**design/flow/config.mk**
```make
export PLATFORM = sky130hd
export DESIGN_NAME = CPUCore
export DESIGN_NICKNAME = CPUCore
export VERILOG_FILES = /design/flow/design.v
export SDC_FILE = /design/flow/constraint.sdc
export NUM_CORES = 4
export LEC_CHECK = 0
export ABC_AREA = 0
export CAP_MARGIN = 10
export CELL_PAD_IN_SITES_DETAIL_PLACEMENT = 1
export CELL_PAD_IN_SITES_GLOBAL_PLACEMENT = 2
export CORE_MARGIN = 6
export CORE_UTILIZATION = 51
export CTS_CLUSTER_DIAMETER = 202
export CTS_CLUSTER_SIZE = 86
export GPL_ROUTABILITY_DRIVEN = 0
export GPL_TIMING_DRIVEN = 1
export MAX_ROUTING_LAYER = met4
export MIN_ROUTING_LAYER = met2
export PLACE_DENSITY = 0.43
export SETUP_SLACK_MARGIN = -0.34
export SLEW_MARGIN = 35
export TNS_END_PERCENT = 10
```
**design/flow/constraint.sdc**
```tcl
create_clock -name core_clock -period 4.89 [get_ports {clk}]
set_input_delay 0.9780 -clock core_clock [delete_from_list [all_inputs] [get_ports {clk}]]
set_output_delay 0.9780 -clock core_clock [all_outputs]
set_load 0.01 [all_outputs]
```
**design/flow/design.v**
```verilog
module ALUcntrl
(
input [3:0] Opcode,
input [3:0] OpcodeExt_ImmHi,
input [15:0] Reg2Data,
input [3:0] Rsrc_ImmLo,
output reg [3:0] ALUctrl,
output reg [15:0] Rsrc_Imm
);
reg [15:0] signExt, zeroExt, shiftExt;
reg [7:0] Imm;
parameter ADDI = 4'b0101;
parameter SUBI = 4'b1001;
parameter CMPI = 4'b1011;
parameter ANDI = 4'b0001;
parameter ORI = 4'b0010;
parameter XORI = 4'b0011;
parameter MOVI = 4'b1101;
parameter LSH= 4'b1000;
parameter LUI = 4'b1111;
parameter ADD = 4'b0101;
parameter SUB = 4'b1001;
parameter CMP = 4'b1011;
parameter AND = 4'b0001;
parameter OR = 4'b0010;
parameter XOR = 4'b0011;
parameter MOV = 4'b1101;
always@(*) begin
	Rsrc_Imm <= 16'b0;
	Imm <= {OpcodeExt_ImmHi[3:0], Rsrc_ImmLo[3:0]};  
	zeroExt <= {8'b00000000, Imm[7:0]};  
	signExt <= {{8{Imm[7]}}, Imm[7:0]};  
	shiftExt <= {{12{Rsrc_ImmLo[3]}}, Imm[3:0]};  
	case(Opcode) 
		ADDI: begin ALUctrl <= 4'b0101; Rsrc_Imm <= signExt; end
		SUBI: begin ALUctrl <= 4'b1001; Rsrc_Imm <= signExt; end
		CMPI: begin ALUctrl <= 4'b1011; Rsrc_Imm <= signExt; end
		ANDI: begin ALUctrl <= 4'b0001; Rsrc_Imm <= zeroExt; end
		ORI: begin ALUctrl <= 4'b0010; Rsrc_Imm <= zeroExt; end
		XORI: begin ALUctrl <= 4'b0011; Rsrc_Imm <= zeroExt; end
		MOVI: begin ALUctrl <= 4'b1101; Rsrc_Imm <= zeroExt; end
		LSH:
			if(OpcodeExt_ImmHi[2])  
			begin
				ALUctrl <= 4'b0100;
			end
		else if (OpcodeExt_ImmHi[0])
			begin
				ALUctrl <= 4'b0111;  
				Rsrc_Imm <= shiftExt;
			end
		else 
			begin
				ALUctrl <= 4'b0000;  
				Rsrc_Imm <= shiftExt;
			end
		LUI:
		begin
			ALUctrl <= 4'b1111; 
			Rsrc_Imm <= {8'b0, Imm[7:0]};
		end
		default: case(OpcodeExt_ImmHi)  
			ADD: begin ALUctrl <= 4'b0101; Rsrc_Imm <= Reg2Data; end
			SUB: begin ALUctrl <= 4'b1001; Rsrc_Imm <= Reg2Data; end
			CMP: begin ALUctrl <= 4'b1011; Rsrc_Imm <= Reg2Data; end
			AND: begin ALUctrl <= 4'b0001; Rsrc_Imm <= Reg2Data; end
			OR: begin ALUctrl <= 4'b0010; Rsrc_Imm <= Reg2Data; end
			XOR: begin ALUctrl <= 4'b0011; Rsrc_Imm <= Reg2Data; end
			MOV: begin ALUctrl <= 4'b1101; Rsrc_Imm <= Reg2Data; end
			default: begin ALUctrl <= 4'b0000; Rsrc_Imm <= Reg2Data; end 
			endcase
		endcase
	end
endmodule
module ALU (
	input clk,
	input Reset,
	input ALUen,
	input [15:0] Rdest,
	input [15:0] Rsrc,
	input [3:0] alucont,
	output reg [15:0] result,
	output reg [15:0] PSR
);
parameter ADD = 4'b0101;
parameter SUB = 4'b1001;
parameter AND = 4'b0001;
parameter OR = 4'b0010;
parameter XOR = 4'b0011;
parameter LSH = 4'b0100;
parameter LSHI = 4'b0000;
parameter RSHI = 4'b0111;
parameter CMP = 4'b1011;
parameter MOV = 4'b1101;
parameter LUI = 4'b1111;
reg [16:0] temp;   
reg [15:0] PSR_next;  
always @(posedge clk) begin
	if (~Reset) PSR <= 16'b0;
	else PSR <= PSR_next & 16'h00E5;
end
always @(*) begin
	result = 16'b0;
	temp = 17'b0;
	PSR_next = PSR;
	if (ALUen) begin
	case (alucont)
		AND: result = Rdest & Rsrc;  
		OR: result = Rdest | Rsrc;   
		XOR: result = Rdest ^ Rsrc;  
		MOV: result = Rsrc; 		 
		ADD: begin
			temp = Rdest + Rsrc;  
			result = temp[15:0];  
			PSR_next[0] = temp[16];  
			PSR_next[5] = (Rdest[15] == Rsrc[15]) && (result[15] != Rdest[15]);  
		end
		SUB: begin
			temp = Rdest + (~Rsrc + 1);  
			result = temp[15:0];  
			PSR_next[0] = temp[16];  
			PSR_next[5] = (Rdest[15] != Rsrc[15]) && (result[15] != Rdest[15]);  
		end
		LSH: begin
			if (Rsrc == 16'b1111111111111111) begin       
				 result = Rdest >> 1;          				 
			end else if (Rsrc == 16'h0001) begin			 
				 result = Rdest << 1;          				 
			end else begin
				 result = Rdest;               				 
			end
      end
		LSHI:begin
			result = Rdest << Rsrc;  
		end
		RSHI:begin
			result = Rdest >> Rsrc;  
		end
		CMP: begin
			temp = Rdest - Rsrc;	 
		   result = 16'b0;
			PSR_next[6] = (temp[15:0] == 16'b0);    
			PSR_next[7] = temp[16];                 
			PSR_next[2] = (temp[15] == 1'b1);       
		end
		LUI:
			result = (Rsrc << 8) | Rdest[7:0];  
		default: result = 16'b0;  
	endcase
	end
end
endmodule
module mux(
input [15:0] data1, data2,
input select,
output [15:0] dataout
);
assign dataout = select ? data1 : data2;
endmodule
module Controller(
input clk,
input Reset,
input [3:0] OpCode,
input [3:0] OpCodeExt_ImmHi,
input [3:0] RSource_ImmLo,     
output reg AluEn,
output reg MemMuxEn,
output reg RegFileEn,
output reg MemWriteEn,
output reg PCEn,
output reg InstrEn,
output reg PCRead,
output reg PCWrite
);
reg [3:0] state;
reg [3:0] NS;
parameter FETCH = 4'b0000;
parameter DECODE = 4'b0001;
parameter MEMEX = 4'b0010;  
parameter ALUEX = 4'b0011;  
parameter REGWB = 4'b0111;
parameter MEMWB = 4'b0100;
parameter JEX = 4'b0101;
parameter JEXWB = 4'b1000;
parameter PCUPDATE = 4'b1111;
parameter MEMTYPE = 4'b0100;
parameter BranchTYPE = 4'b1100;
always @(posedge clk) begin
	if(~Reset)
	begin
	state <= FETCH;
	end
	else state <= NS;
end
always @(*) begin
	NS <= FETCH;
	case(state)
		FETCH:NS<= DECODE;
		DECODE:begin
			case(OpCode)
				MEMTYPE:begin
					if(OpCodeExt_ImmHi == 4'b0000 || OpCodeExt_ImmHi == 4'b0100)begin
					NS <= MEMEX;  
					end
					if(OpCodeExt_ImmHi == 4'b1100 || OpCodeExt_ImmHi == 4'b1000 || OpCodeExt_ImmHi == 4'b1111)begin
					NS <= JEX;  
					end
				end
				BranchTYPE: NS <= JEX;
				default: NS <= ALUEX;
				endcase
		end
		MEMEX:NS <= MEMWB;
		ALUEX:NS <= REGWB;
		REGWB: NS <= JEX;
		MEMWB: NS <= JEX;
		JEX: NS <= JEXWB;
		JEXWB: NS <= PCUPDATE;
		PCUPDATE: NS <= FETCH;
		default:NS <= FETCH;
	endcase
		if(~Reset)
		begin
			NS <= FETCH;
		end
end
always @(*) begin
	AluEn <= 0;
	MemMuxEn <= 0;
	RegFileEn <= 0;
	PCEn <= 0;
	MemWriteEn <= 0;
	InstrEn <= 0;
	PCRead <= 0;
	PCWrite <= 0;
	case(state)
		FETCH:begin
			AluEn <= 0;
			MemMuxEn <= 0;
			RegFileEn <= 0;
			PCEn <= 0;
			MemWriteEn <= 0;
			InstrEn <= 1;
			PCRead <= 1;
			PCWrite <= 0;
		end
		DECODE:begin
		end
		MEMEX: begin
		MemMuxEn <= 1;
		end
		ALUEX:AluEn <= 1;
		MEMWB:begin
			if(OpCode == 4'b0100 && OpCodeExt_ImmHi == 4'b0100) begin
				MemWriteEn <=1;
				RegFileEn <= 0;
			end
			else if(OpCode == 4'b0100 && OpCodeExt_ImmHi == 4'b0000)begin
				MemMuxEn <= 1;
				RegFileEn <= 1;
			end
			else
			RegFileEn <=1;
		end
		REGWB: begin
		if((OpCode == 4'b0000 && OpCodeExt_ImmHi == 4'b1011)||(OpCode == 4'b1011 || (OpCode == 4'b0100 && OpCodeExt_ImmHi == 4'b0100))) RegFileEn <=0;
		else RegFileEn <=1;
		AluEn <= 1;
		end
		JEX: begin
			PCEn <= 1;
		end
		JEXWB: begin
			PCWrite <=1;
			MemWriteEn <= 1;
		end
		PCUPDATE: begin
			PCRead <= 1;
		end
		default: RegFileEn <=0;
		endcase
end
endmodule
module InstrReg(
input clk,
input En,
input [15:0] instruction,
output reg[3:0] opcode,
output reg[3:0] opcodeExt_ImmHi,
output reg[3:0] Rdest,
output reg[3:0] Rsrc_ImmLo
);
always @(posedge clk)
	if(En)begin
		opcode <= instruction[15:12];  
		Rdest <= instruction[11:8];	 
		opcodeExt_ImmHi <= instruction[7:4];	 
		Rsrc_ImmLo <= instruction[3:0];  
	end
endmodule
module PCControl(
input clk, PCen, Reset,
input [15:0] PSR,             
input [15:0] RegData,
input [3:0] dispLo,           
input [3:0] OpcodeExt_dispHi,
input [3:0] CondRlink,        
input [3:0] Opcode,           
output reg [15:0]PC           
);
reg [3:0] RlinkIndex;
reg [15:0] Rlink [7:0];
parameter JUMP = 4'b0100;
parameter BCOND = 4'b1100;
parameter EQ = 4'b0000;  
parameter NE = 4'b0001;  
parameter GE = 4'b1101;  
parameter CS = 4'b0010;  
parameter CC = 4'b0011;  
parameter HI = 4'b0100;  
parameter LS = 4'b0101;  
parameter LO = 4'b1010;  
parameter HS = 4'b1011;  
parameter GT = 4'b0110;  
parameter LE = 4'b0111;  
parameter FS = 4'b1000;  
parameter FC = 4'b1001;  
parameter LT = 4'b1100;  
parameter UC = 4'b1110;  
parameter JAL = 4'b1000;  
parameter JCOND = 4'b1100;  
parameter RET = 4'b1111;  
always @(posedge clk) begin
if(~Reset) begin
	PC <= 16'h0;
	RlinkIndex <= 4'd0;
end
else if(PCen)begin
    case (Opcode)
        JUMP: begin
            case (OpcodeExt_dispHi)
                JAL: begin
						  if (RlinkIndex < 8) begin
								Rlink[RlinkIndex] <= PC + 1'b1;
								RlinkIndex <= RlinkIndex + 1'b1;
							end
                    PC <= RegData;
                end
                JCOND: begin
                    case (CondRlink)
                        EQ: PC <= PSR[6] ? RegData : PC + 1'b1;   
                        NE: PC <= ~PSR[6] ? RegData : PC + 1'b1;  
                        GE: PC <= (PSR[7] | PSR[6]) ? RegData : PC + 1'b1;  
                        CS: PC <= PSR[0] ? RegData : PC + 1'b1;  
                        CC: PC <= ~PSR[0] ? RegData : PC + 1'b1;  
                        HI: PC <= PSR[2] ? RegData : PC + 1'b1;  
                        LS: PC <= ~PSR[2] ? RegData : PC + 1'b1;  
                        LO: PC <= (~PSR[2] & ~PSR[6]) ? RegData : PC + 1'b1;  
                        HS: PC <= (PSR[2] | PSR[6]) ? RegData : PC + 1'b1;  
                        GT: PC <= PSR[7] ? RegData : PC + 1'b1;  
                        LE: PC <= ~PSR[7] ? RegData : PC + 1'b1;  
                        FS: PC <= PSR[5] ? RegData : PC + 1'b1;  
                        FC: PC <= ~PSR[5] ? RegData : PC + 1'b1;  
                        LT: PC <= (~PSR[7] & ~PSR[6]) ? RegData : PC + 1'b1;  
                        UC: PC <= RegData;  
                        default: PC <= PC + 1'b1;  
                    endcase
                end
                RET: begin
					 if(RlinkIndex >0) begin
							RlinkIndex <= RlinkIndex - 1;
                    PC <= Rlink[RlinkIndex - 1];
                end else begin
						 PC <= PC +1;
						 end
					 end
                default: PC <= PC + 1'b1;  
            endcase
        end
        BCOND: begin
            case (CondRlink)
                EQ: PC <= PSR[6] ? PC + {{8{OpcodeExt_dispHi[3]}},OpcodeExt_dispHi[3:0], dispLo[3:0]} : PC + 1'b1;   
                NE: PC <= ~PSR[6] ? PC + {{8{OpcodeExt_dispHi[3]}},OpcodeExt_dispHi[3:0], dispLo[3:0]} : PC + 1'b1;  
                GE: PC <= (PSR[7] | PSR[6]) ? PC + {{8{OpcodeExt_dispHi[3]}},OpcodeExt_dispHi[3:0], dispLo[3:0]} : PC + 1'b1;  
                CS: PC <= PSR[0] ? PC + {{8{OpcodeExt_dispHi[3]}},OpcodeExt_dispHi[3:0], dispLo[3:0]} : PC + 1'b1;  
                CC: PC <= ~PSR[0] ? PC + {{8{OpcodeExt_dispHi[3]}},OpcodeExt_dispHi[3:0], dispLo[3:0]} : PC + 1'b1;  
                HI: PC <= PSR[2] ? PC + {{8{OpcodeExt_dispHi[3]}},OpcodeExt_dispHi[3:0], dispLo[3:0]} : PC + 1'b1;  
                LS: PC <= ~PSR[2] ? PC + {{8{OpcodeExt_dispHi[3]}},OpcodeExt_dispHi[3:0], dispLo[3:0]} : PC + 1'b1;  
                LO: PC <= (~PSR[2] & ~PSR[6]) ? PC + {{8{OpcodeExt_dispHi[3]}},OpcodeExt_dispHi[3:0], dispLo[3:0]} : PC + 1'b1;  
                HS: PC <= (PSR[2] | PSR[6]) ? PC + {{8{OpcodeExt_dispHi[3]}},OpcodeExt_dispHi[3:0], dispLo[3:0]} : PC + 1'b1;  
                GT: PC <= PSR[7] ? PC + {{8{OpcodeExt_dispHi[3]}},OpcodeExt_dispHi[3:0], dispLo[3:0]} : PC + 1'b1;  
                LE: PC <= ~PSR[7] ? PC + {{8{OpcodeExt_dispHi[3]}},OpcodeExt_dispHi[3:0], dispLo[3:0]} : PC + 1'b1;  
                FS: PC <= PSR[5] ? PC + {{8{OpcodeExt_dispHi[3]}},OpcodeExt_dispHi[3:0], dispLo[3:0]} : PC + 1'b1;  
                FC: PC <= ~PSR[5] ? PC + {{8{OpcodeExt_dispHi[3]}},OpcodeExt_dispHi[3:0], dispLo[3:0]} : PC + 1'b1;  
                LT: PC <= (~PSR[7] & ~PSR[6]) ? PC + {{8{OpcodeExt_dispHi[3]}},OpcodeExt_dispHi[3:0], dispLo[3:0]} : PC + 1'b1;  
                UC: PC <= PC + {{8{OpcodeExt_dispHi[3]}},OpcodeExt_dispHi[3:0], dispLo[3:0]};  
                default: PC <= PC + 1'b1;  
            endcase
        end
        default: PC <= PC + 1'b1;  
    endcase
	 end
end
endmodule
module RegFile (
	 input Reset,
    input clk,                     
    input En,                      
    input [3:0] read_addr,         
    input [3:0] readwrite_addr,    
    input [15:0] write_data,       
    output [15:0] read_data1,      
    output [15:0] read_data2       
);
	reg [15:0] registers [15:0];
	integer i;  
always @(posedge clk) begin
        if (!Reset) begin
            for (i = 0; i < 16; i = i + 1) begin
		    registers[i] <= 16'h0000;  
            end
        end 
	else if (En) begin  
            registers[readwrite_addr] <= write_data;  
        end
		  end
 assign read_data2 = registers[read_addr];  
 assign read_data1 = registers[readwrite_addr];  
endmodule
module CPUCore(
input clk,
input Reset,
output wire [15:0] mem_addr,
output wire        mem_we,
output wire [15:0] mem_wdata,
input  wire [15:0] mem_rdata
);
wire[3:0] OpCodeExt_ImmHi;
wire[3:0] OpCode;
wire[3:0] Rdest;
wire[3:0] Rsrc_ImmLo;
wire AluEn;
wire MemMuxEn;
wire RegFileEn;
wire MemWriteEn;
wire PCEn;
wire InstrEn;
wire PCRead;
wire PCWrite;
wire [15:0] PC;
wire[15:0] read_data1;  
wire[15:0] read_data2;
wire [15:0] MemData;
wire [15:0] Rsrc_ImmData;
wire [15:0] ALUResult;
wire [15:0] PSR;
wire [3:0]alucont;
wire [15:0] Mem_a1;
wire [15:0] MemAddr;
wire [15:0] AluMuxOut;
wire [15:0] MemDataFromMux;
assign MemData   = mem_rdata;
assign mem_addr  = MemAddr;
assign mem_we    = MemWriteEn;
assign mem_wdata = MemDataFromMux;
InstrReg InstrReg(
.clk(clk),
.En(InstrEn),
.instruction(MemData),
.opcode(OpCode),
.opcodeExt_ImmHi(OpCodeExt_ImmHi),
.Rdest(Rdest),
.Rsrc_ImmLo(Rsrc_ImmLo)
);
Controller Controller(
	.clk(clk),
	.Reset(Reset),
	.OpCode(OpCode),
	.OpCodeExt_ImmHi(OpCodeExt_ImmHi),
	.RSource_ImmLo(Rsrc_ImmLo),
	.AluEn(AluEn),
	.MemMuxEn(MemMuxEn),
	.RegFileEn(RegFileEn),
	.PCEn(PCEn),
	.PCRead(PCRead),
	.PCWrite(PCWrite),
	.MemWriteEn(MemWriteEn),
	.InstrEn(InstrEn)
);
PCControl PCControl(
	.Reset(Reset),
	.clk(clk),
	.PSR(PSR),
	.PCen(PCEn),
	.RegData(read_data2),
	.dispLo(Rsrc_ImmLo),   
	.OpcodeExt_dispHi(OpCodeExt_ImmHi),
	.CondRlink(Rdest),
	.Opcode(OpCode),  
	.PC(PC)  
);
RegFile RegFile (
	 .Reset(Reset),
    .clk(clk),                 
    .En(RegFileEn),                  
    .read_addr(Rsrc_ImmLo),  
    .readwrite_addr(Rdest),    
    .write_data(AluMuxOut),   
    .read_data1(read_data1),  
    .read_data2(read_data2)   
);
ALUcntrl ALUcntrl
(
	.Opcode(OpCode),
	.OpcodeExt_ImmHi(OpCodeExt_ImmHi),
	.Reg2Data(read_data2),
	.Rsrc_ImmLo(Rsrc_ImmLo),
	.ALUctrl(alucont),
	.Rsrc_Imm(Rsrc_ImmData)
);
ALU ALU (
	.clk(clk),
	.Reset(Reset),
	.ALUen(AluEn),
	.Rdest(read_data1),
	.Rsrc(Rsrc_ImmData),
	.alucont(alucont),
	.result(ALUResult),
	.PSR(PSR)
);
mux muxALu(
.select(MemMuxEn),
.data1(MemData),
.data2(ALUResult),
.dataout(AluMuxOut)
);
mux muxMEM1(
.select(PCWrite),
.data1(16'h8000),
.data2(read_data2),  
.dataout(Mem_a1)
);
mux muxMEM2(
.select(PCRead),
.data1(PC),
.data2(Mem_a1),
.dataout(MemAddr)
);
mux muxMEMdata(
.select(PCWrite),
.data1(PC),
.data2(read_data1),
.dataout(MemDataFromMux)
);
endmodule
```
**design/flow/run.sh**
```bash
#!/bin/bash
# the make line also repeats each setting of config.mk as NAME=value (left out here)
make -C /OpenROAD-flow-scripts/flow DESIGN_CONFIG=/design/flow/config.mk WORK_HOME=/design/flow/orfs CLKGATE_MAP_FILE= finish
```
==> GITHUB_STEP_SUMMARY, run 1 <==
### Yosys + OpenROAD results

| Metric | Value |
|---|---|
| Clock buffer depth | `3` |
| Chip area | `67570 µm²` |
| Status | `did not finish` |
| Synth area leaders | `edfxtp_1 38%, mux4_2 12%, nor2_1 4.5%` |
| Cell Rows | `90` |
| Post-synthesis mux area share | `0.1683` |
| Mapped Nets | `3115` |
| Flip-flops with a built-in enable | `400` |
| Placed cells | `3925` |
| Io pins | `51` |
| Yosys aoi share | `0.1729` |
| Top non-seq family | `AND-OR/OR-AND gates` |
| Register share after synthesis | `0.4099` |
| CTS Buf Count | `9` |
| Initial Util | `0.5175` |
| Number of gates resized after CTS | `0` |
| Yosys synthesis warning count | `6` |
| # Cells Yosys | `3039` |
| Synth Flop Type | `edfxtp_1` |
| Setup bufs post-CTS | `0` |
| Die boundary width | `259.9 µm` |
| Clk sinks | `442` |
| Failed at | `global routing (5_1_grt)` |
| Cell Area, Synth | `31350 µm²` |
| # port buffers | `50` |
| Core Region | `60580 µm²` |
| Remaining global-route overflow | `442` |
| Max H-tree Level | `1` |
| Synth area leader | `edfxtp_1` |
| Die Ht | `259.9 µm` |
| Error | `[ERROR GRT-0116] Global routing finished with congestion. Check the congestion regions in the DRC Viewer.` |
| Area share, top type | `0.3831` |
| CTS root buffer | `clkbuf_16` |
| Avg Synthesized Cell Area | `10.32 µm²` |
| HPWL Detailed | `107.9 mm` |
| Cell variety after synth | `103` |
| Gate Count Post-Synth | `3039` |
| Fraction of registers with async set or reset after synthesis | `0` |
| XOR/XNOR Area Share | `0.01453` |
| Hold_buf cts | `0` |
| Synth flops | `442` |
| Adder-Cell Fraction of Synth Area | `0.02362` |
| Area reported by Yosys stat | `31350 µm²` |
| Top cell type by instance count after synthesis | `edfxtp_1` |
| Gr usage total | `0.7669` |
| Synth top cells by count | `400 x edfxtp_1, 376 x nor2_1, 262 x nand2_1` |
| Post-Synth Simple-Gate Area | `0.1617` |
[per-layer routing]
| layer | GRT overflow | track usage |
|---|---|---|
| met2 | 22 | 0.8162 |
| met1 | - | - |
| met3 | 416 | 0.8817 |
| met4 | 4 | 0.4927 |
| met5 | - | - |
[through the flow]
stage	setup TNS (ps)	setup WS, ps	hold WS (ps)	cell area (µm²)
detailed placement	-2605	-161.7	469.8	34360
floorplan	-26790	-349.9	424.4	31440
global placement	0	38.53	438.1	34350
CTS	-6785	-259.2	508.1	34640
==> inputs of run 2 (changes only) <==
Settings changed: CTS_CLUSTER_DIAMETER 202 to 157, CTS_CLUSTER_SIZE 86 to 85.
Clock period 4.89 ns to 5.51 ns, I/O delays scaled along.
==> GITHUB_STEP_SUMMARY, run 2 <==
### Yosys + OpenROAD results

| Metric | Value |
|---|---|
| Error | `[ERROR GRT-0116] Global routing finished with congestion. Check the congestion regions in the DRC Viewer.` |
| Gr usage total | `0.8268` |
| Register share after synthesis | `0.4099` |
| Synth Flop Type | `edfxtp_1` |
| Clock buffer depth | `3` |
| Die Ht | `259.9 µm` |
| Area share, top type | `0.3831` |
| CTS root buffer | `clkbuf_16` |
| HPWL Detailed | `105.8 mm` |
| XOR/XNOR Area Share | `0.01453` |
| Cell variety after synth | `103` |
| Remaining global-route overflow | `553` |
| Post-Synth Simple-Gate Area | `0.1617` |
| Yosys synthesis warning count | `6` |
| Cell Area, Synth | `31350 µm²` |
| Failed at | `global routing (5_1_grt)` |
| Max H-tree Level | `1` |
| Adder-Cell Fraction of Synth Area | `0.02362` |
| Flip-flops with a built-in enable | `400` |
| Die boundary width | `259.9 µm` |
| Chip area | `67570 µm²` |
| Hold_buf cts | `0` |
| Synth top cells by count | `400 x edfxtp_1, 376 x nor2_1, 262 x nand2_1` |
| Fraction of registers with async set or reset after synthesis | `0` |
| Synth area leader | `edfxtp_1` |
| # port buffers | `50` |
| Core Region | `60580 µm²` |
| Place WS | `96.31 ps` |
| Top non-seq family | `AND-OR/OR-AND gates` |
| Top cell type by instance count after synthesis | `edfxtp_1` |
| # Cells Yosys | `3039` |
| Initial Util | `0.5175` |
| Post-synthesis mux area share | `0.1683` |
| Synth area leaders | `edfxtp_1 38%, mux4_2 12%, nor2_1 4.5%` |
| CTS Buf Count | `10` |
| Number of gates resized after CTS | `0` |
| Cell Rows | `90` |
| Avg Synthesized Cell Area | `10.32 µm²` |
| Synth flops | `442` |
| Clk sinks | `442` |
| Status | `did not finish` |
| Area reported by Yosys stat | `31350 µm²` |
| Gate Count Post-Synth | `3039` |
| Setup bufs post-CTS | `0` |
| Io pins | `51` |
| Mapped Nets | `3115` |
| Yosys aoi share | `0.1729` |
## run 2: per-layer routing
layer	GRT overflow	GRT usage
met1	-	-
met2	46	0.8617
met3	450	0.9057
met4	57	0.6364
met5	-	-
## run 2: metrics by stage
step	cells	instance area (µm²)	util	TNS [ps]
2_1_floorplan	3039	31350	-	-9838
3_3_place_gp	3823	33320	0.5500	0
3_5_place_dp	3823	33350	0.5505	0
4_1_cts	3839	33730	0.5567	0
==> inputs of run 3 (changes only) <==
Settings changed: CAP_MARGIN 10 to 20, CELL_PAD_IN_SITES_DETAIL_PLACEMENT 1 to 2, CELL_PAD_IN_SITES_GLOBAL_PLACEMENT 2 to not set, CORE_MARGIN 6 to 8, CORE_UTILIZATION 51 to 40, CTS_CLUSTER_DIAMETER 157 to 309, CTS_CLUSTER_SIZE 85 to not set, GPL_TIMING_DRIVEN 1 to not set, MIN_ROUTING_LAYER met2 to met1, PLACE_DENSITY 0.43 to 0.87, SETUP_SLACK_MARGIN -0.34 to 1.03, SLEW_MARGIN 35 to 5, TNS_END_PERCENT 10 to 35.
Clock period 5.51 ns to 8.34 ns, I/O delays scaled along.
==> GITHUB_STEP_SUMMARY, run 3 <==
### Yosys + OpenROAD results

| Metric | Value |
|---|---|
| Remaining global-route overflow | `3030` |
| Hold_buf cts | `0` |
| Area share, top type | `0.3831` |
| Yosys synthesis warning count | `6` |
| Die boundary width | `296.0 µm` |
| Synth Flop Type | `edfxtp_1` |
| Clock buffer depth | `3` |
| Cell Rows | `102` |
| Gr usage total | `0.7588` |
| CTS root buffer | `clkbuf_16` |
| XOR/XNOR Area Share | `0.01453` |
| Initial Util | `0.4041` |
| Top non-seq family | `AND-OR/OR-AND gates` |
| Die Ht | `296.0 µm` |
| Top cell type by instance count after synthesis | `edfxtp_1` |
| Fraction of registers with async set or reset after synthesis | `0` |
| Chip area | `87600 µm²` |
| Clk sinks | `442` |
| Synth area leaders | `edfxtp_1 38%, mux4_2 12%, nor2_1 4.5%` |
| HPWL Detailed | `167.8 mm` |
| CTS Buf Count | `49` |
| Yosys aoi share | `0.1729` |
| Post-synthesis mux area share | `0.1683` |
| Mapped Nets | `3115` |
| Post-Synth Simple-Gate Area | `0.1617` |
| Register share after synthesis | `0.4099` |
| # Cells Yosys | `3039` |
| Failed at | `global routing (5_1_grt)` |
| Synth area leader | `edfxtp_1` |
| Max H-tree Level | `2` |
| Synth flops | `442` |
| Avg Synthesized Cell Area | `10.32 µm²` |
| Core Region | `77590 µm²` |
| Flip-flops with a built-in enable | `400` |
| Cell variety after synth | `103` |
| Cell Area, Synth | `31350 µm²` |
| Synth top cells by count | `400 x edfxtp_1, 376 x nor2_1, 262 x nand2_1` |
| Gate Count Post-Synth | `3039` |
| Place WS | `-50.45 ps` |
| Area reported by Yosys stat | `31350 µm²` |
| Adder-Cell Fraction of Synth Area | `0.02362` |
| Status | `did not finish` |
| Error | `[ERROR GRT-0116] Global routing finished with congestion. Check the congestion regions in the DRC Viewer.` |
| Io pins | `51` |
| # port buffers | `50` |
[run 3: timing repair]
action	CTS
endpoints found under the setup margin	186
gates cloned	0
gates resized	19
setup buffers	13
pin swaps	5
[run 3: stage by stage]
step	cells	cell area, µm²	TNS [ps]
detailed placement	3969	32760	-50.45
global placement	3964	32680	0
CTS	4069	34670	0
floorplan	3039	31350	0
[run 3: layer usage]
layer,track usage,overflow
met3,0.6515,254
met1,0.7270,222
met2,0.8881,1934
met5,-,-
met4,0.7363,620
==> inputs of run 4 (changes only) <==
Settings changed: ABC_AREA 0 to not set, CELL_PAD_IN_SITES_DETAIL_PLACEMENT 2 to not set, CORE_MARGIN 8 to 2, CORE_UTILIZATION 40 to 30, CTS_CLUSTER_DIAMETER 309 to not set, GPL_ROUTABILITY_DRIVEN 0 to not set, MAX_ROUTING_LAYER met4 to not set, MIN_ROUTING_LAYER met1 to not set, PLACE_DENSITY 0.87 to 0.6, SETUP_SLACK_MARGIN 1.03 to not set, SLEW_MARGIN 5 to 20, TNS_END_PERCENT 35 to not set.
Clock period 8.34 ns to 9.86 ns, I/O delays scaled along.
==> GITHUB_STEP_SUMMARY, run 4 <==
## Synthesis and layout report

| Metric | Value |
|---|---|
| FF-to-FF path depth | `18` |
| RR Endpoint | `RegFile.registers[6][12]` |
| Largest Pwr Group | `registers` |
| Clk latency late pin | `660 ps` |
| Cell Rows | `118` |
| Worst slew pin tran | `1203 ps` |
| DRT Pass-1 Iters | `8` |
| Fin crit period | `7224 ps` |
| Core Region | `103600 µm²` |
| CTS Buf Count | `47` |
| Critical path startpoint category | `register` |
| Clock slew at reported path FFs | `70 ps` |
| First-pass GRT wire length | `196.5 mm` |
| OpenROAD warning count | `48` |
| Levels on crit path | `18` |
| # port buffers | `50` |
| Pleak | `12.10 nW` |
| Hold_buf cts | `0` |
| Clk pwr share | `0.336` |
| Max H-tree Level | `2` |
| Clk. pwr | `0.00192 W` |
| RSZ-0062 raised after global routing | `false` |
| P_int | `0.003718 W` |
| Place WS | `2835 ps` |
| Routed WL | `137.9 mm` |
| FMAX | `138.4 MHz` |
| Top non-seq family | `AND-OR/OR-AND gates` |
| Initial Util | `0.3025` |
| Register Area | `12870 µm²` |
| WP buf/inv | `3` |
| Worst slew margin | `0.1909` |
| Max-capacitance violation count | `0` |
| Crit path max-delay cell type | `a2111oi_4` |
| Area share, top type | `0.3831` |
| Area reported by Yosys stat | `31350 µm²` |
| Adder-Cell Fraction of Synth Area | `0.02362` |
| DRC violations left | `0` |
| Worst Hold Endpoint | `Controller.state[7]` |
| Setup bufs post-CTS | `0` |
| Die boundary width | `327.3 µm` |
| Fraction of registers with async set or reset after synthesis | `0` |
| Via/cell ratio | `6.438` |
| Mapped Nets | `3115` |
| Vias | `28.52k` |
| Flip-flops with a built-in enable | `400` |
| Fin nets | `3085` |
| Setup TNS | `0 ps` |
| Hold depth | `1` |
| CTS root buffer | `clkbuf_16` |
| Clock buffer depth | `3` |
| Final setup viols | `0` |
| Status | `timing/DRC/antenna clean` |
| Sequential power share | `0.374` |
| Synth Flop Type | `edfxtp_1` |
| XOR/XNOR Area Share | `0.01453` |
| RePlAce Congestion | `1.038` |
| Flop-to-flop setup slack | `2640 ps` |
| Synth top cells by count | `400 x edfxtp_1, 376 x nor2_1, 262 x nand2_1` |
| Worst-path cell chain | `buf_4, mux4_2, mux2i_1, o22ai_1, nor2_2, inv_1, ha_1, inv_1, o21bai_1, a21o_1, a21oi_1, o21bai_1, a211o_1, a21oi_1, xor2_1, o21ai_0, a2111oi_4, nor3_1` |
| HP Start | `Controller.state[6]` |
| Top cell type by instance count after synthesis | `edfxtp_1` |
| Fillers | `10.49k` |
| Clock skew | `61.32 ps` |
| Data required time at the worst endpoint | `10190 ps` |
| Combinational gate power | `0.00166 W` |
| Logic area | `17090 µm²` |
| Initial drt markers | `4861` |
| Worst vdd ir | `0.0001490 V` |
| CP Capture Type | `register` |
| Cell Area, Synth | `31350 µm²` |
| Worst setup margin | `2636 ps` |
| Top Family by Delay on Critical Path | `AND-OR/OR-AND gates` |
| Clk sinks | `442` |
| Arrival @ worst endpoint | `7550 ps` |
| Register share after synthesis | `0.4099` |
| Gr usage total | `0.2502` |
| Switch share | `0.3493` |
| Number of gates resized after CTS | `0` |
| Die Ht | `327.3 µm` |
| Largest net degree at the start of global routing | `56` |
| Synth area leader | `edfxtp_1` |
| CP max stage delay | `950 ps` |
| Yosys aoi share | `0.1729` |
| Post-Synth Simple-Gate Area | `0.1617` |
| Gate power share | `0.290` |
| P per Cell Area | `162.6 nW/µm²` |
| Post-synthesis mux area share | `0.1683` |
| Critical path type | `reg2reg` |
| Critical Path Sink | `RegFile.registers[6][12]` |
| Post-DRT Antenna Nets | `0` |
| CTS tree | `done` |
| Vias in the first global route | `26.91k` |
| Switch Pwr | `0.001996 W` |
| Avg Synthesized Cell Area | `10.32 µm²` |
| Yosys synthesis warning count | `6` |
| Remaining global-route overflow | `0` |
| Final Hold Fails | `0` |
| Synth flops | `442` |
| Io pins | `51` |
| Seq power | `0.00214 W` |
| Initial antenna violation count | `7` |
| Cycle use final | `0.7327` |
| Max FO, Critical Path | `53` |
| Wire length per cell | `31.13 µm` |
| Final Util | `0.3390` |
| Chip area | `107100 µm²` |
| Gate Count Post-Synth | `3039` |
| Max-slew violations | `0` |
| Tightest Hold Check Type | `reg2reg` |
| Final Power | `0.005714 W` |
| Synth area leaders | `edfxtp_1 38%, mux4_2 12%, nor2_1 4.5%` |
| # Cells Yosys | `3039` |
| Cell variety after synth | `103` |
| Synth-to-Final Area Change | `12.06%` |
| HPWL Detailed | `95.48 mm` |
run 4: routing by layer:
layer	track usage	share of wire	wire length, µm	up-vias
met5	0	0.00059	81	-
met4	0.1346	0.062	8582	10
met3	0.05650	0.12	17190	493
met2	0.3684	0.43	59240	2211
met1	0.3415	0.38	52830	14050
li1	-	-	-	11760
run 4: stage by stage:
| step | hold WS [ps] | instances | cell area [µm²] |
|---|---|---|---|
| floorplan | 424.4 | 3039 | 31350 |
| finish | 449.1 | 4430 | 35130 |
| global placement | 432.9 | 4338 | 33410 |
| detailed placement | 438.7 | 4339 | 33430 |
| CTS | 449.6 | 4426 | 35070 |
| global route | 497.7 | 4427 | 35130 |
run 4: cell type report:
type,instances,share of cell area
clock inverters,32,0.01214
multi-input cells,2253,0.4864
well taps,1380,0.04914
clock buffers,55,0.03433
diodes,3,0.0002137
flip-flops and latches,442,0.3662
inverters,87,0.009295
repair buffers,178,0.04223
==> inputs of run 5 (changes only) <==
Settings changed: CORE_UTILIZATION 30 to 44.
Clock period 9.86 ns to 6.74 ns, I/O delays scaled along.
==> GITHUB_STEP_SUMMARY, run 5 <==
## Synthesis and layout report

| Metric | Value |
|---|---|
| Status | `timing/DRC/antenna clean` |
| Worst-path cell chain | `buf_4, mux4_2, a21o_1, ha_1, inv_1, nand2_1, nand2b_1, a21oi_1, a21oi_1, o221a_2, a311oi_1, xnor2_1, a221oi_2, buf_4, nor3_1` |
| Cycle use final | `0.8857` |
| Hold depth | `1` |
| Register share after synthesis | `0.4099` |
| Critical path startpoint category | `register` |
| Initial Util | `0.4462` |
| FMAX | `167.5 MHz` |
| Core Region | `70270 µm²` |
| Clk latency late pin | `630 ps` |
| DRC violations left | `0` |
| Cell Area, Synth | `31350 µm²` |
| Worst vdd ir | `0.0002155 V` |
| DRT Pass-1 Iters | `9` |
| FF-to-FF path depth | `15` |
| Remaining global-route overflow | `0` |
| Initial drt markers | `4744` |
| Sequential power share | `0.369` |
| Max H-tree Level | `2` |
| First-pass GRT wire length | `203.1 mm` |
| Synth Flop Type | `edfxtp_1` |
| Number of gates resized after CTS | `0` |
| Yosys synthesis warning count | `6` |
| Synth flops | `442` |
| # Cells Yosys | `3039` |
| Top Family by Delay on Critical Path | `AND-OR/OR-AND gates` |
| Seq power | `0.00315 W` |
| Setup bufs post-CTS | `0` |
| Die boundary width | `270.9 µm` |
| Pleak | `12.23 nW` |
| Fin nets | `3109` |
| Flop-to-flop setup slack | `770 ps` |
| Fin crit period | `5970 ps` |
| CTS tree | `done` |
| Yosys aoi share | `0.1729` |
| Levels on crit path | `15` |
| Avg Synthesized Cell Area | `10.32 µm²` |
| HPWL Detailed | `101.4 mm` |
| Arrival @ worst endpoint | `6330 ps` |
| Crit path max-delay cell type | `dfxtp_1` |
| Die Ht | `270.9 µm` |
| Switch share | `0.3496` |
| Final setup viols | `0` |
| P per Cell Area | `245.0 nW/µm²` |
| Worst Hold Endpoint | `Controller.state[2]` |
| Post-DRT Antenna Nets | `0` |
| Top non-seq family | `AND-OR/OR-AND gates` |
| XOR/XNOR Area Share | `0.01453` |
| Clk sinks | `442` |
| Hold_buf cts | `0` |
| Worst slew pin tran | `1154 ps` |
| Post-synthesis mux area share | `0.1683` |
| Vias in the first global route | `27.61k` |
| Io pins | `51` |
| CP max stage delay | `810 ps` |
| Post-Synth Simple-Gate Area | `0.1617` |
| Initial antenna violation count | `4` |
| Synth top cells by count | `400 x edfxtp_1, 376 x nor2_1, 262 x nand2_1` |
| Clock skew | `25.65 ps` |
| Clk pwr share | `0.342` |
| Area reported by Yosys stat | `31350 µm²` |
| Cell variety after synth | `103` |
| Clk. pwr | `0.00292 W` |
| Max-slew violations | `0` |
| Largest Pwr Group | `registers` |
| # port buffers | `50` |
| Max-capacitance violation count | `0` |
| Gr usage total | `0.3817` |
| Largest net degree at the start of global routing | `53` |
| Adder-Cell Fraction of Synth Area | `0.02362` |
| Worst slew margin | `0.2239` |
| Max FO, Critical Path | `16` |
| Gate power share | `0.289` |
| CTS Buf Count | `49` |
| Flip-flops with a built-in enable | `400` |
| Routed WL | `143.4 mm` |
| Cell Rows | `97` |
| Critical path type | `reg2reg` |
| Via/cell ratio | `7.249` |
| HP Start | `Controller.state[3]` |
| Chip area | `73410 µm²` |
| Setup TNS | `0 ps` |
| P_int | `0.005549 W` |
| Critical Path Sink | `RegFile.registers[8][15]` |
| Fraction of registers with async set or reset after synthesis | `0` |
| Synth-to-Final Area Change | `11.07%` |
| RePlAce Congestion | `1.074` |
| Switch Pwr | `0.002982 W` |
| Top cell type by instance count after synthesis | `edfxtp_1` |
| Tightest Hold Check Type | `reg2reg` |
| RR Endpoint | `RegFile.registers[8][15]` |
| Combinational gate power | `0.00246 W` |
| CP Capture Type | `register` |
| Gate Count Post-Synth | `3039` |
| Synth area leader | `edfxtp_1` |
| Hold WS | `457.1 ps` |
| Mapped Nets | `3115` |
| OpenROAD warning count | `48` |
| Clock slew at reported path FFs | `70 ps` |
| Area share, top type | `0.3831` |
| Synth area leaders | `edfxtp_1 38%, mux4_2 12%, nor2_1 4.5%` |
| Vias | `29.11k` |
| WP buf/inv | `3` |
| Wire length per cell | `35.70 µm` |
| Clock buffer depth | `3` |
| Fillers | `6379` |
| Final Hold Fails | `0` |
| Data required time at the worst endpoint | `7100 ps` |
| CTS root buffer | `clkbuf_16` |
| RSZ-0062 raised after global routing | `false` |
## run 5: final cells by class
cell class	count	area, µm²	area share
inverters	87	326.6	0.009378
diodes	2	5.005	0.0001437
clock inverters	39	490.5	0.01408
flip-flops and latches	442	12870	0.3695
well taps	940	1176	0.03377
repair buffers	200	1638	0.04703
multi-input cells	2253	17080	0.4904
clock buffers	53	1241	0.03564
## run 5: layer usage
metal / global-route usage / vias up / wire length (µm)
met1: 0.5148 / 14430 / 54480
met4: 0.1931 / 4 / 8588
met3: 0.1229 / 500 / 20330
li1: - / 11800 / -
met2: 0.5496 / 2375 / 59930
met5: 0 / - / 32
## run 5: through the flow
stage	worst slack, ps	cell area (µm²)	utilization	cells	total power, W
after floorplan	917.7	31350	-	3039	0.004664
after global placement	976.8	33050	0.4704	3921	0.005531
after detailed placement	924.0	33060	0.4705	3921	0.005534
after CTS	881.4	34790	0.4951	4013	0.008416
after global routing	554.1	34820	0.4955	4014	0.008729
final	770.1	34820	0.4956	4016	0.008531
==> inputs of run 6 (changes only) <==
Settings changed: CORE_ASPECT_RATIO set to 1.07, CORE_UTILIZATION 44 to 42, CTS_CLUSTER_SIZE set to 30, GPL_TIMING_DRIVEN set to 1, PLACE_DENSITY 0.6 to 0.51, SETUP_SLACK_MARGIN set to -0.36.
Clock period 6.74 ns to 7.86 ns, I/O delays scaled along.
==> GITHUB_STEP_SUMMARY, run 6 <==
## Synthesis and layout report

| Metric | Value |
|---|---|
| Status | `timing/DRC/antenna clean` |
| Max-capacitance violation count | `0` |
| Clk latency late pin | `650 ps` |
| Area reported by Yosys stat | `31350 µm²` |
| Initial Util | `0.4246` |
| Routed WL | `152.2 mm` |
| Initial drt markers | `4423` |
| Largest net degree at the start of global routing | `55` |
| Final Hold Fails | `0` |
| CP Capture Type | `register` |
| # port buffers | `50` |
| CTS tree | `done` |
| Wire length per cell | `37.44 µm` |
| Cell Area, Synth | `31350 µm²` |
| Remaining global-route overflow | `0` |
| Crit path max-delay cell type | `a2111oi_4` |
| CTS Buf Count | `49` |
| Worst slew pin tran | `1200 ps` |
| Pleak | `12.23 nW` |
| FMAX | `156.6 MHz` |
| Avg Synthesized Cell Area | `10.32 µm²` |
| Setup bufs post-CTS | `0` |
| Fin nets | `3103` |
| Top Family by Delay on Critical Path | `AND-OR/OR-AND gates` |
| Vias in the first global route | `27.79k` |
| Synth top cells by count | `400 x edfxtp_1, 376 x nor2_1, 262 x nand2_1` |
| Max-slew violations | `0` |
| Setup TNS | `0 ps` |
| Max FO, Critical Path | `32` |
| Fin crit period | `6386 ps` |
| Io pins | `51` |
| Clock slew at reported path FFs | `70 ps` |
| FF-to-FF path depth | `16` |
| P per Cell Area | `210.7 nW/µm²` |
| Synth area leader | `edfxtp_1` |
| Yosys synthesis warning count | `6` |
| First-pass GRT wire length | `212.8 mm` |
| Largest Pwr Group | `registers` |
| Register share after synthesis | `0.4099` |
| Clock skew | `36.71 ps` |
| Synth Flop Type | `edfxtp_1` |
| Clock buffer depth | `3` |
| Critical Path Sink | `RegFile.registers[9][10]` |
| Final Power | `0.007346 W` |
| HP Start | `Controller.state[6]` |
| Core Region | `73840 µm²` |
| CTS root buffer | `clkbuf_16` |
| Combinational gate power | `0.00213 W` |
| Levels on crit path | `16` |
| Worst vdd ir | `0.0001746 V` |
| Top non-seq family | `AND-OR/OR-AND gates` |
| Cell Rows | `103` |
| Max H-tree Level | `2` |
| DRC violations left | `0` |
| Fraction of registers with async set or reset after synthesis | `0` |
| CP most frequent cell | `a21oi_1` |
| Switch Pwr | `0.002572 W` |
| RSZ-0062 raised after global routing | `false` |
| Seq power | `0.00269 W` |
| Cell variety after synth | `103` |
| Hold depth | `1` |
| Gr usage total | `0.3920` |
| Fillers | `6984` |
| Final setup viols | `0` |
| # Cells Yosys | `3039` |
| Clk pwr share | `0.344` |
| Area share, top type | `0.3831` |
| Critical path type | `reg2reg` |
| RR Endpoint | `RegFile.registers[9][10]` |
| Top cell type by instance count after synthesis | `edfxtp_1` |
| Worst slew margin | `0.1997` |
| Post-DRT Antenna Nets | `0` |
| Via/cell ratio | `7.183` |
| Number of gates resized after CTS | `0` |
| Synth-to-Final Area Change | `11.17%` |
| Mapped Nets | `3115` |
| RePlAce Congestion | `1.055` |
| Hold WS | `463.0 ps` |
| Die Ht | `286.6 µm` |
| Post-Synth Simple-Gate Area | `0.1617` |
| Clk sinks | `442` |
| Flop-to-flop setup slack | `1470 ps` |
| DRT Pass-1 Iters | `8` |
| Sequential power share | `0.366` |
| OpenROAD warning count | `48` |
| Chip area | `76850 µm²` |
| Switch share | `0.3501` |
| Post-synthesis mux area share | `0.1683` |
| WP buf/inv | `0` |
| Synth area leaders | `edfxtp_1 38%, mux4_2 12%, nor2_1 4.5%` |
| Arrival @ worst endpoint | `6720 ps` |
| Critical path startpoint category | `register` |
| Flip-flops with a built-in enable | `400` |
| Place WS | `1574 ps` |
| Gate power share | `0.290` |
| Data required time at the worst endpoint | `8190 ps` |
| Gate Count Post-Synth | `3039` |
| Worst Hold Endpoint | `Controller.state[7]` |
| CP max stage delay | `1050 ps` |
| Synth flops | `442` |
| Vias | `29.20k` |
| XOR/XNOR Area Share | `0.01453` |
| Cycle use final | `0.8125` |
| P_int | `0.004774 W` |
| Worst setup margin | `1474 ps` |
| Initial antenna violation count | `6` |
| Die boundary width | `268.1 µm` |
| Hold_buf cts | `0` |
| Yosys aoi share | `0.1729` |
| HPWL Detailed | `109.5 mm` |
| Tightest Hold Check Type | `reg2reg` |
| Adder-Cell Fraction of Synth Area | `0.02362` |
| Clk. pwr | `0.00252 W` |
| Worst-path cell chain | `mux4_1, mux4_2, a22o_2, ha_1, fa_1, a21oi_1, o21bai_1, a21o_1, a21oi_1, o21bai_1, nand3_1, a21oi_1, o311ai_0, o211ai_1, a2111oi_4, nor3_1` |
run 6: area by class of cell:
| cell class | instances | area (µm²) | share of cell area |
|---|---|---|---|
| Sequential cell | 442 | 12870 | 0.3692 |
| Inverter | 87 | 326.6 | 0.009369 |
| Tap cell | 997 | 1247 | 0.03579 |
| Timing Repair Buffer | 194 | 1578 | 0.04527 |
| Clock inverter | 37 | 504.2 | 0.01447 |
| Multi-Input combinational cell | 2253 | 17090 | 0.4902 |
| Clock buffer | 52 | 1237 | 0.03550 |
| Antenna cell | 3 | 7.507 | 0.0002154 |
run 6: per-layer routing:
metal,vias to the layer above,GRT usage,share of wire
met5,-,0,0.00016
met4,4,0.1950,0.059
met3,452,0.1169,0.13
met2,2220,0.5668,0.42
met1,14720,0.5342,0.39
li1,11800,-,-
run 6: per-stage QoR:
step / util / cell area [µm²] / instances
after floorplan: - / 31350 / 3039
after global placement: 0.4478 / 33060 / 3971
after detailed placement: 0.4478 / 33070 / 3971
after CTS: 0.4714 / 34810 / 4060
after global routing: 0.4719 / 34850 / 4062
final: 0.4720 / 34860 / 4065
==> inputs of run 7 (changes only) <==
Settings changed: CAP_MARGIN 20 to 10, CELL_PAD_IN_SITES_DETAIL_PLACEMENT set to 0, CORE_ASPECT_RATIO 1.07 to not set, CORE_MARGIN 2 to 7, CORE_UTILIZATION 42 to 49, CTS_CLUSTER_SIZE 30 to not set, PLACE_DENSITY 0.51 to 0.43, SETUP_SLACK_MARGIN -0.36 to 1.44.
Clock period 7.86 ns to 5.51 ns, I/O delays scaled along.
==> GITHUB_STEP_SUMMARY, run 7 <==
## Synthesis and layout report

| Metric | Value |
|---|---|
| Pleak | `14.40 nW` |
| Synth flops | `442` |
| RR Endpoint | `RegFile.registers[9][14]` |
| Initial drt markers | `6487` |
| Mapped Nets | `3115` |
| Top non-seq family | `AND-OR/OR-AND gates` |
| Clk pwr share | `0.291` |
| Max-slew violations | `0` |
| Crit path max-delay cell type | `mux4_2` |
| Switch Pwr | `0.004402 W` |
| Worst vdd ir | `0.0004578 V` |
| Yosys synthesis warning count | `6` |
| Post-synthesis mux area share | `0.1683` |
| Flip-flops with a built-in enable | `400` |
| Gr usage total | `0.4461` |
| Critical path type | `reg2reg` |
| Top cell type by instance count after synthesis | `edfxtp_1` |
| Synth top cells by count | `400 x edfxtp_1, 376 x nor2_1, 262 x nand2_1` |
| CTS root buffer | `clkbuf_16` |
| Post-DP Area | `33790 µm²` |
| OpenROAD warning count | `53` |
| DRT Pass-1 Iters | `10` |
| Worst slew pin tran | `1434 ps` |
| FF-to-FF path depth | `17` |
| Adder-Cell Fraction of Synth Area | `0.02362` |
| Cycle use final | `0.9230` |
| RePlAce Congestion | `1.075` |
| CP Capture Type | `register` |
| Hold WS | `447.6 ps` |
| Area share, top type | `0.3831` |
| Core Region | `63200 µm²` |
| Combinational gate power | `0.00438 W` |
| HPWL Detailed | `111.4 mm` |
| CP max stage delay | `750 ps` |
| Area reported by Yosys stat | `31350 µm²` |
| Synth area leaders | `edfxtp_1 38%, mux4_2 12%, nor2_1 4.5%` |
| Flop-to-flop setup slack | `420 ps` |
| Via/cell ratio | `7.809` |
| Register share after synthesis | `0.4099` |
| CP most frequent cell | `buf_12` |
| Final Hold Fails | `0` |
| Initial antenna violation count | `5` |
| Grt met1 use | `0.5592` |
| Gate power share | `0.379` |
| Clk sinks | `442` |
| Cell Area, Synth | `31350 µm²` |
| Worst-path cell chain | `buf_12, buf_4, buf_12, buf_12, buf_16, mux4_2, mux4_2, buf_4, nor3_4, a21oi_2, nor4_4, buf_6, mux2i_1, a21oi_1, a211oi_2, o221a_4, nor3b_2` |
| XOR/XNOR Area Share | `0.01453` |
| Synth Flop Type | `edfxtp_1` |
| Fin crit period | `5086 ps` |
| P per Cell Area | `294.0 nW/µm²` |
| Cell Rows | `92` |
| Tightest Hold Check Type | `reg2reg` |
| Clock buffer depth | `3` |
| Worst Hold Endpoint | `Controller.state[7]` |
| Vias | `32.79k` |
| Fraction of registers with async set or reset after synthesis | `0` |
| FMAX | `196.6 MHz` |
| Die Ht | `267.0 µm` |
| Critical Path Sink | `RegFile.registers[9][14]` |
| Max FO, Critical Path | `8` |
| Clk latency late pin | `690 ps` |
| DRC violations left | `0` |
| Design Area, Final | `39370 µm²` |
| Worst slew margin | `0.04163` |
| Switch share | `0.3803` |
| First-pass GRT wire length | `228.1 mm` |
| Seq power | `0.00382 W` |
| GRT met2 Usage | `0.6272` |
| Routed WL | `173.5 mm` |
| Top Family by Delay on Critical Path | `multiplexers` |
| WP buf/inv | `7` |
| Clock skew | `90.73 ps` |
| Post-Synth Simple-Gate Area | `0.1617` |
| Fin nets | `3389` |
| # port buffers | `50` |
| P_int | `0.007173 W` |
| Synth-to-Final Area Change | `25.55%` |
| Hold depth | `1` |
| CTS Buf Count | `47` |
| Arrival @ worst endpoint | `5460 ps` |
| Clock slew at reported path FFs | `80 ps` |
| Largest Pwr Group | `combinational cells` |
| Initial Util | `0.4961` |
| Data required time at the worst endpoint | `5880 ps` |
| Busiest layer in global routing | `met2` |
| Die boundary width | `267.0 µm` |
| Post-DRT Antenna Nets | `0` |
| Critical path startpoint category | `register` |
| Gate Count Post-Synth | `3039` |
| Clk. pwr | `0.00337 W` |
| Avg Synthesized Cell Area | `10.32 µm²` |
| Synth area leader | `edfxtp_1` |
| Levels on crit path | `17` |
| RSZ-0062 raised after global routing | `true` |
| Sequential power share | `0.330` |
| Max H-tree Level | `2` |
| Chip area | `71270 µm²` |
| Largest net degree at the start of global routing | `52` |
| CTS tree | `done` |
| Remaining global-route overflow | `0` |
| Cell variety after synth | `103` |
| Final Power | `0.01157 W` |
| Io pins | `51` |
| # Cells Yosys | `3039` |
| HP Start | `Controller.state[6]` |
| Max-capacitance violation count | `0` |
| Status | `timing/DRC/antenna clean` |
| Met3 usage | `0.2211` |
| Final setup viols | `0` |
| Wire length per cell | `41.31 µm` |
| Final Util | `0.6229` |
| Vias in the first global route | `30.26k` |
| Yosys aoi share | `0.1729` |
[run 7: final cells by class]
cell class / count / area (µm²)
fillers: 4764 / 23830
well taps: 846 / 1059
multi-input cells: 2255 / 18800
clock buffers: 55 / 1206
inverters: 87 / 379.1
repair buffers: 480 / 4706
clock inverters: 30 / 327.8
diodes: 4 / 10.01
flip-flops and latches: 442 / 12880
[run 7: through the flow]
stage	worst slack [ps]	TNS, ps	instances
2_1_floorplan	272.5	0	3039
3_3_place_gp	-6.018	-6.018	3916
3_5_place_dp	-31.59	-31.59	3917
4_1_cts	662.3	0	4085
5_1_grt	441.8	0	4195
6_report	424.0	0	4199
[run 7: what timing repair did]
item | 4_1_cts | 5_1_grt
hold buffers | 0 | 0
gates cloned | 12 | 8
setup buffers | 71 | 102
pin swaps | 43 | 85
endpoints found under the setup margin | 306 | 309
resized | 200 | 392
[run 7: metal layers]
layer / up-vias / share of wire / routed length, µm
met3: 1076 / 0.19 / 32250
li1: 12380 / - / -
met1: 15600 / 0.34 / 58200
met4: 14 / 0.080 / 13840
met5: - / 0.0029 / 505
met2: 3719 / 0.40 / 68660
==> inputs of run 8 (changes only) <==
Settings changed: CAP_MARGIN 10 to 20, CELL_PAD_IN_SITES_DETAIL_PLACEMENT 0 to not set, CORE_MARGIN 7 to 2, CORE_UTILIZATION 49 to 40, GPL_TIMING_DRIVEN 1 to not set, PLACE_DENSITY 0.43 to not set, SETUP_SLACK_MARGIN 1.44 to 1.08.
Clock period 5.51 ns to 3.75 ns, I/O delays scaled along.
==> GITHUB_STEP_SUMMARY, run 8 <==
## Synthesis and layout report

| Metric | Value |
|---|---|
| Cell variety after synth | `103` |
| Combinational gate power | `0.00658 W` |
| Largest net degree at the start of global routing | `52` |
| HP Start | `Controller.state[3]` |
| Fraction of registers with async set or reset after synthesis | `0` |
| Chip area | `80640 µm²` |
| Initial antenna violation count | `5` |
| Max H-tree Level | `2` |
| Hold WS | `464.2 ps` |
| DRT Pass-1 Iters | `6` |
| FF-to-FF path depth | `17` |
| Levels on crit path | `17` |
| Final Hold Fails | `0` |
| Hold depth | `1` |
| Initial Util | `0.4047` |
| Die boundary width | `284.0 µm` |
| Gate Count Post-Synth | `3039` |
| Clk latency late pin | `640 ps` |
| Synth Flop Type | `edfxtp_1` |
| WP buf/inv | `1` |
| Max FO, Critical Path | `16` |
| XOR/XNOR Area Share | `0.01453` |
| Violated checks | `setup timing` |
| Clock skew | `41.70 ps` |
| Gr usage total | `0.3697` |
| Switch share | `0.3472` |
| Gate power share | `0.384` |
| Cell Rows | `102` |
| DRC violations left | `0` |
| Clock slew at reported path FFs | `70 ps` |
| Status | `failed layout checks` |
| P per Cell Area | `411.8 nW/µm²` |
| Sequential power share | `0.325` |
| Arrival @ worst endpoint | `5340 ps` |
| CTS tree | `done` |
| Clk pwr share | `0.291` |
| Synth flops | `442` |
| Pleak | `15.90 nW` |
| Routed WL | `153.6 mm` |
| CP max stage delay | `560 ps` |
| # Cells Yosys | `3039` |
| CP most frequent cell | `a21oi_2` |
| Clk. pwr | `0.00500 W` |
| RR Endpoint | `RegFile.registers[11][14]` |
| Max-capacitance violation count | `0` |
| Post-DRT Antenna Nets | `0` |
| Worst vdd ir | `0.0004586 V` |
| Fin nets | `3719` |
| Clk sinks | `442` |
| Critical Path Sink | `RegFile.registers[11][14]` |
| HPWL Detailed | `113.8 mm` |
| Wire length per cell | `32.48 µm` |
| Tightest Hold Check Type | `reg2reg` |
| Placed cells | `4558` |
| Io pins | `51` |
| Max-slew violations | `0` |
| Critical path startpoint category | `register` |
| Yosys synthesis warning count | `6` |
| Setup TNS | `-242950 ps` |
| Worst-path cell chain | `mux4_2, mux4_2, a22o_4, ha_4, fa_2, a21oi_2, o21bai_1, a21o_1, a21oi_2, o21bai_2, a2111oi_2, o21bai_1, a21oi_2, xnor2_1, o221a_2, buf_12, nor3b_1` |
| Data required time at the worst endpoint | `4190 ps` |
| Seq power | `0.00557 W` |
| Flip-flops with a built-in enable | `400` |
| Cell Area, Synth | `31350 µm²` |
| FMAX | `203.9 MHz` |
| Top cell type by instance count after synthesis | `edfxtp_1` |
| Synth area leaders | `edfxtp_1 38%, mux4_2 12%, nor2_1 4.5%` |
| Via/cell ratio | `6.617` |
| Synth-to-Final Area Change | `32.81%` |
| Switch Pwr | `0.005954 W` |
| Vias in the first global route | `30.51k` |
| CTS root buffer | `clkbuf_16` |
| Initial drt markers | `4838` |
| Top non-seq family | `AND-OR/OR-AND gates` |
| Core Region | `77470 µm²` |
| Vias | `31.29k` |
| Flop-to-flop setup slack | `-1160 ps` |
| Post-Synth Simple-Gate Area | `0.1617` |
| Post-synthesis mux area share | `0.1683` |
| Avg Synthesized Cell Area | `10.32 µm²` |
| Register share after synthesis | `0.4099` |
| # port buffers | `50` |
| Crit path max-delay cell type | `mux4_2` |
| Non-Filler Instances | `4728` |
| Top Family by Delay on Critical Path | `AND-OR/OR-AND gates` |
| Final setup viols | `297` |
| Area share, top type | `0.3831` |
| Worst setup margin | `-1155 ps` |
| Clock buffer depth | `3` |
| First-pass GRT wire length | `217.5 mm` |
| Area reported by Yosys stat | `31350 µm²` |
| Post-DP Area | `37970 µm²` |
| Fin crit period | `4905 ps` |
| CP Capture Type | `register` |
| Design Area, Final | `41640 µm²` |
| RePlAce Congestion | `1.031` |
| Die Ht | `284.0 µm` |
| Synth top cells by count | `400 x edfxtp_1, 376 x nor2_1, 262 x nand2_1` |
| OpenROAD warning count | `51` |
| Synth area leader | `edfxtp_1` |
| Critical path type | `reg2reg` |
| Adder-Cell Fraction of Synth Area | `0.02362` |
| Yosys aoi share | `0.1729` |
| Largest Pwr Group | `combinational cells` |
| RSZ-0062 raised after global routing | `true` |
| Worst slew margin | `0.3560` |
| Cycle use final | `1.308` |
| Place WS | `-1349 ps` |
| Worst Hold Endpoint | `Controller.state[2]` |
| CTS Buf Count | `49` |
| Worst slew pin tran | `955.9 ps` |
| P_int | `0.01120 W` |
| Remaining global-route overflow | `0` |
| Mapped Nets | `3115` |
## run 8: metal layers
metal,track usage,part of all wire,up-vias,wire length (µm)
met4,0.1678,0.053,2,8127
met3,0.1150,0.13,459,20420
li1,-,-,13050,-
met5,0,0.000098,-,15
met1,0.4982,0.39,15530,59730
met2,0.5447,0.43,2248,65270
## run 8: through the flow
stage                 util  power (W)
finish              0.5375    0.01715
global route        0.5374    0.01761
CTS                 0.5288    0.01676
detailed placement  0.4902    0.01126
global placement    0.4902    0.01123
floorplan                -   0.008559
## run 8: what timing repair did
item / CTS / global route
gates cloned: 7 / 2
hold buffers: 0 / 0
setup endpoints to repair: 692 / 718
setup buffers: 47 / 18
hold endpoints to repair: 0 / 0
pin swaps: 30 / 42
gates resized: 207 / 100
## run 8: area by class of cell
| type | count | area [µm²] |
|---|---|---|
| antenna | 6 | 15.01 |
| clock buffer | 58 | 1260 |
| clock inverter | 32 | 395.4 |
| fill | 6745 | 35830 |
| inverter | 87 | 342.8 |
| multi-input combinational | 2253 | 18320 |
| sequential | 442 | 12870 |
| tap | 1040 | 1301 |
| timing repair buffer | 810 | 7137 |
==> inputs of run 9 (changes only) <==
Settings changed: ABC_AREA set to 1, PLACE_DENSITY set to 0.87, SETUP_SLACK_MARGIN 1.08 to not set, SLEW_MARGIN 20 to 5, TNS_END_PERCENT set to 80.
Clock period 3.75 ns to 8.34 ns, I/O delays scaled along.
==> GITHUB_STEP_SUMMARY, run 9 <==
## Synthesis and layout report

| Metric | Value |
|---|---|
| Crit path max-delay cell type | `dfxtp_4` |
| CP most frequent cell | `nand3_1` |
| Flop-to-flop setup slack | `2150 ps` |
| Setup bufs post-CTS | `0` |
| Post-Synth Simple-Gate Area | `0.2487` |
| Via/cell ratio | `6.579` |
| Sequential power share | `0.384` |
| Area reported by Yosys stat | `35280 µm²` |
| Adder-Cell Fraction of Synth Area | `0.02100` |
| P per Cell Area | `173.5 nW/µm²` |
| Number of gates resized after CTS | `0` |
| Top non-seq family | `AND-OR/OR-AND gates` |
| Initial antenna violation count | `3` |
| Fin crit period | `6576 ps` |
| Cell variety after synth | `66` |
| Post-DP Area | `36280 µm²` |
| Post-DRT Antenna Nets | `0` |
| Final Hold Fails | `0` |
| Chip area | `90580 µm²` |
| Vias in the first global route | `35.11k` |
| RR Endpoint | `RegFile.registers[4][15]` |
| DRT Pass-1 Iters | `13` |
| Worst-path cell chain | `buf_4, inv_2, buf_4, nand2_1, nand3_1, nand3_1, nand3_1, nand2_1, inv_1, o22ai_1, clkdlybuf4s50_1` |
| Hold depth | `2` |
| Pleak | `14.83 nW` |
| Synth area leaders | `edfxtp_1 34%, nand2_1 10%, o21ai_0 9.3%` |
| Design Area, Final | `37770 µm²` |
| Status | `timing/DRC/antenna clean` |
| Fin nets | `4860` |
| Worst slew margin | `0.1448` |
| Synth top cells by count | `941 x nand2_1, 659 x o21ai_0, 579 x a21oi_1` |
| Max H-tree Level | `2` |
| Non-Filler Instances | `5978` |
| Clk latency late pin | `630 ps` |
| Synth area leader | `edfxtp_1` |
| Cell Rows | `108` |
| CTS Buf Count | `44` |
| Max-capacitance violation count | `0` |
| Synth flops | `442` |
| Initial Util | `0.4054` |
| Seq power | `0.00252 W` |
| Register Area | `12860 µm²` |
| Combinational gate power | `0.00203 W` |
| Critical path type | `reg2out` |
| Worst slew pin tran | `1269 ps` |
| Worst Hold Endpoint | `Controller.state[2]` |
| HP Start | `Controller.state[3]` |
| Die boundary width | `301.0 µm` |
| Final setup viols | `0` |
| Gr usage total | `0.3100` |
| Synth Flop Type | `edfxtp_1` |
| Max-slew violations | `0` |
| Critical path startpoint category | `register` |
| Critical Path Sink | `mem_addr[5]` |
| Largest Pwr Group | `registers` |
| Io pins | `51` |
| Gate Count Post-Synth | `4949` |
| Clk. pwr | `0.00200 W` |
| Worst vdd ir | `0.0001759 V` |
| Area share, top type | `0.3405` |
| # port buffers | `50` |
| Clock buffer depth | `3` |
| Wire length per cell | `24.44 µm` |
| CP max stage delay | `910 ps` |
| CP Capture Type | `output pin` |
| Cycle use final | `0.7884` |
| Remaining global-route overflow | `0` |
| Arrival @ worst endpoint | `4910 ps` |
| RePlAce Congestion | `1.092` |
| Top cell type by instance count after synthesis | `nand2_1` |
| # Cells Yosys | `4949` |
| Vias | `39.33k` |
| WP buf/inv | `5` |
| Data required time at the worst endpoint | `6670 ps` |
| Mapped Nets | `5025` |
| Fraction of registers with async set or reset after synthesis | `0` |
| Setup TNS | `0 ps` |
| Fillers | `8625` |
| Synth-to-Final Area Change | `7.065%` |
| Clock slew at reported path FFs | `70 ps` |
| Clk sinks | `442` |
| CTS root buffer | `clkbuf_16` |
| Yosys aoi share | `0.2549` |
| DRC violations left | `0` |
| Max FO, Critical Path | `87` |
| RSZ-0062 raised after global routing | `false` |
| Top Family by Delay on Critical Path | `buffers and inverters` |
| HPWL Detailed | `93.40 mm` |
| Post-synthesis mux area share | `0.007555` |
| Clock skew | `71.74 ps` |
| First-pass GRT wire length | `214.2 mm` |
| Logic area | `19050 µm²` |
| Cell Area, Synth | `35280 µm²` |
| Clk pwr share | `0.305` |
| Hold WS | `433.7 ps` |
| XOR/XNOR Area Share | `0.005959` |
| Largest net degree at the start of global routing | `105` |
| Tightest Hold Check Type | `reg2reg` |
| OpenROAD warning count | `51` |
| Die Ht | `301.0 µm` |
| Initial drt markers | `7870` |
| Hold_buf cts | `0` |
| Yosys synthesis warning count | `6` |
| Avg Synthesized Cell Area | `7.128 µm²` |
| Switch share | `0.3813` |
| FF-to-FF path depth | `25` |
| Levels on crit path | `11` |
| Placed cells | `5886` |
| Core Region | `87020 µm²` |
| Routed WL | `146.1 mm` |
| Switch Pwr | `0.002498 W` |
| FMAX | `152.1 MHz` |
| P_int | `0.004054 W` |
| Flip-flops with a built-in enable | `400` |
| Gate power share | `0.310` |
| CTS tree | `done` |
| Register share after synthesis | `0.3643` |
-- run 9: layer usage --
metal,wire (µm),GRT usage,up-vias
li1,-,-,17010
met1,48840,0.3928,17740
met2,57700,0.4367,3659
met3,26670,0.1144,915
met4,12780,0.2107,6
met5,108,0.006878,-
-- run 9: metrics by stage --
step                      setup slack [ps]    util  power, W
after floorplan                       4143       -  0.003822
after global placement                2624  0.4168  0.004417
after detailed placement              2541  0.4169  0.004440
after CTS                             2110  0.4328  0.006382
after global routing                  1623  0.4339  0.006723
final                                 1764  0.4340  0.006553
-- run 9: area by class of cell --
cell class / instances / share of cell area
Antenna cell: 4 / 0.0002650
Clock buffer: 54 / 0.03015
Clock inverter: 27 / 0.006526
Inverter: 448 / 0.04456
Multi-Input combinational cell: 3693 / 0.5043
Sequential cell: 442 / 0.3406
Tap cell: 1155 / 0.03826
Timing Repair Buffer: 155 / 0.03531
Power is estimated from default activity; no workload was simulated.
